==> inputs of run F <==
==> flow/design.v <==
module mapper #(
    parameter DIM4_WIDTH = 8,  
    parameter DIM3_WIDTH = 8, 
    parameter DIM2_WIDTH = 8,  
    parameter DIM1_WIDTH = 8,
    parameter IDX4_WIDTH = 8,  
    parameter IDX3_WIDTH = 8, 
    parameter IDX2_WIDTH = 8,  
    parameter IDX1_WIDTH = 8,
    parameter ROW_MAJOR = 1,   
    parameter ADDR_WIDTH = 32 
)( 
    input  logic                        clk,            
    input  logic                        rst,            
    input  logic [DIM4_WIDTH - 1:0]     dim4, 
    input  logic [DIM3_WIDTH - 1:0]     dim3, 
    input  logic [DIM2_WIDTH - 1:0]     dim2,
    input  logic [DIM1_WIDTH - 1:0]     dim1,
    input  logic [IDX4_WIDTH - 1:0]     idx4,
    input  logic [IDX3_WIDTH - 1:0]     idx3, 
    input  logic [IDX2_WIDTH - 1:0]     idx2,
    input  logic [IDX1_WIDTH - 1:0]     idx1,
    input  logic [ADDR_WIDTH - 1:0]     base_addr,
    output logic [ADDR_WIDTH - 1:0]     addr
);
    logic [ADDR_WIDTH - 1:0] mult1_result, mult2_result, mult3_result;
    logic [ADDR_WIDTH - 1:0] dim3_dim2_dim1, dim2_dim1;
    logic [ADDR_WIDTH - 1:0] addr_temp;
    generate
        if (ROW_MAJOR) begin : row_major_block
            always_ff @(posedge clk or posedge rst) begin
                if (rst) begin
                    dim2_dim1 <= '0;
                    dim3_dim2_dim1 <= '0;
                end else begin
                    dim2_dim1 <= dim2 * dim1;
                    dim3_dim2_dim1 <= dim3 * dim2 * dim1;
                end
            end
            always_ff @(posedge clk or posedge rst) begin
                if (rst) begin
                    mult1_result <= '0;
                    mult2_result <= '0;
                    mult3_result <= '0;
                end else begin
                    mult1_result <= idx4 * dim3_dim2_dim1;
                    mult2_result <= idx3 * dim2_dim1;
                    mult3_result <= idx2 * dim1;
                end
            end
            always_ff @(posedge clk or posedge rst) begin
                if (rst) begin
                    addr_temp <= '0;
                end else begin
                    addr_temp <= base_addr + mult1_result + mult2_result + mult3_result + idx1;
                end
            end
        end else begin : column_major_block
            always_ff @(posedge clk or posedge rst) begin
                if (rst) begin
                    dim2_dim1 <= '0;
                    dim3_dim2_dim1 <= '0;
                end else begin
                    dim2_dim1 <= dim2 * dim1;
                    dim3_dim2_dim1 <= dim3 * dim2 * dim1;
                end
            end
            always_ff @(posedge clk or posedge rst) begin
                if (rst) begin
                    mult1_result <= '0;
                    mult2_result <= '0;
                    mult3_result <= '0;
                end else begin
                    mult1_result <= idx4 * dim3_dim2_dim1;
                    mult2_result <= idx3 * dim2_dim1;
                    mult3_result <= idx1 * dim2;
                end
            end
            always_ff @(posedge clk or posedge rst) begin
                if (rst) begin
                    addr_temp <= '0;
                end else begin
                    addr_temp <= base_addr + mult1_result + mult2_result + mult3_result + idx2;
                end
            end
        end
    endgenerate
    assign addr = addr_temp;
endmodule
==> flow/run.sh <==
#!/bin/bash
# the make line also repeats each setting of config.mk as NAME=value (left out here)
make -C /OpenROAD-flow-scripts/flow DESIGN_CONFIG=/design/flow/config.mk WORK_HOME=/design/flow/orfs CLKGATE_MAP_FILE= finish
==> flow/config.mk <==
export PLATFORM = sky130hd
export DESIGN_NAME = mapper
export DESIGN_NICKNAME = mapper
export VERILOG_FILES = /design/flow/design.v
export SDC_FILE = /design/flow/constraint.sdc
export NUM_CORES = 4
export LEC_CHECK = 0
export CAP_MARGIN = 25
export CELL_PAD_IN_SITES_GLOBAL_PLACEMENT = 2
export CORE_ASPECT_RATIO = 1.75
export CORE_MARGIN = 7
export CORE_UTILIZATION = 40
export CTS_CLUSTER_SIZE = 54
export GPL_ROUTABILITY_DRIVEN = 0
export GPL_TIMING_DRIVEN = 0
export MAX_ROUTING_LAYER = met4
export PLACE_DENSITY_LB_ADDON = 0.23
export SLEW_MARGIN = 20
export TNS_END_PERCENT = 15
==> flow/constraint.sdc <==
create_clock -name core_clock -period 12.0 [get_ports {clk}]
set_input_delay 2.4000 -clock core_clock [delete_from_list [all_inputs] [get_ports {clk}]]
set_output_delay 2.4000 -clock core_clock [all_outputs]
set_load 0.01 [all_outputs]
==> run X (differences from run F) <==
Settings changed: CAP_MARGIN 25 to 20, CELL_PAD_IN_SITES_GLOBAL_PLACEMENT 2 to unset, CORE_ASPECT_RATIO 1.75 to unset, CORE_MARGIN 7 to 2, CTS_CLUSTER_SIZE 54 to unset, GPL_ROUTABILITY_DRIVEN 0 to unset, GPL_TIMING_DRIVEN 0 to unset, MAX_ROUTING_LAYER met4 to unset, TNS_END_PERCENT 15 to 50.
==> run B (differences from run F) <==
Settings changed: ABC_AREA set to 0, CAP_MARGIN 25 to 20, CELL_PAD_IN_SITES_GLOBAL_PLACEMENT 2 to unset, CORE_ASPECT_RATIO 1.75 to unset, CORE_UTILIZATION 40 to 59, CTS_CLUSTER_DIAMETER set to 361, CTS_CLUSTER_SIZE 54 to 99, GPL_ROUTABILITY_DRIVEN 0 to unset, GPL_TIMING_DRIVEN 0 to unset, HOLD_SLACK_MARGIN set to -0.03, PLACE_DENSITY set to 0.83, PLACE_DENSITY_LB_ADDON 0.23 to unset.
==> comparison <==
- Against run F, the sequential share of layout area of run B is higher by 0.25 points.
- In run B the global-route usage is higher than in run F, by 3.7 points.
- In run B the wire length is smaller than in run F, by about 20%.
- Against run F, the non-clock buffer count of run B is lower by 67.
- First-iteration DRC count, highest first: run B, run X, run F.
- In run X the register-to-register slack is worse than in run F, by 150 ps.
- Synthesized area is the same in run B and run F.
- Design area: run F > run X > run B.
==> figures <==
metric	run F	run B	run X
Outcome	complete, no violations	complete, no violations	complete, no violations
Met3 Usage GRT	0.0217	0.0304	0.0342
Routability-driven placement congestion ratio	-	0.919	0.833
Depth of the most critical reg-to-reg path	17	16	17
Area of the placeable core	0.0653 mm^2	0.0441 mm^2	0.0655 mm^2
Clock insertion delay at the later pin of the skew report	450 ps	440 ps	460 ps
Number of design-rule violations left by the first detailed-router iteration	703	1362	1058
Number of diodes	3	7	0
DP Cell Count	3777	3420	3695
Critical Path Source	dim2[2]	dim2[2]	dim2[3]
Uppermost layer routed	met4	met4	met5
Wire length the detailed router placed on met1	27400 um	24400 um	27700 um
Number of rows created at floorplan	124	77	94
Time the final worst path needs with I/O delays and setup	11290 ps	10870 ps	10870 ps
Final setup slack of the worst path	710 ps	1130 ps	1130 ps
Total of buffers placed on input and output ports	120	121	121
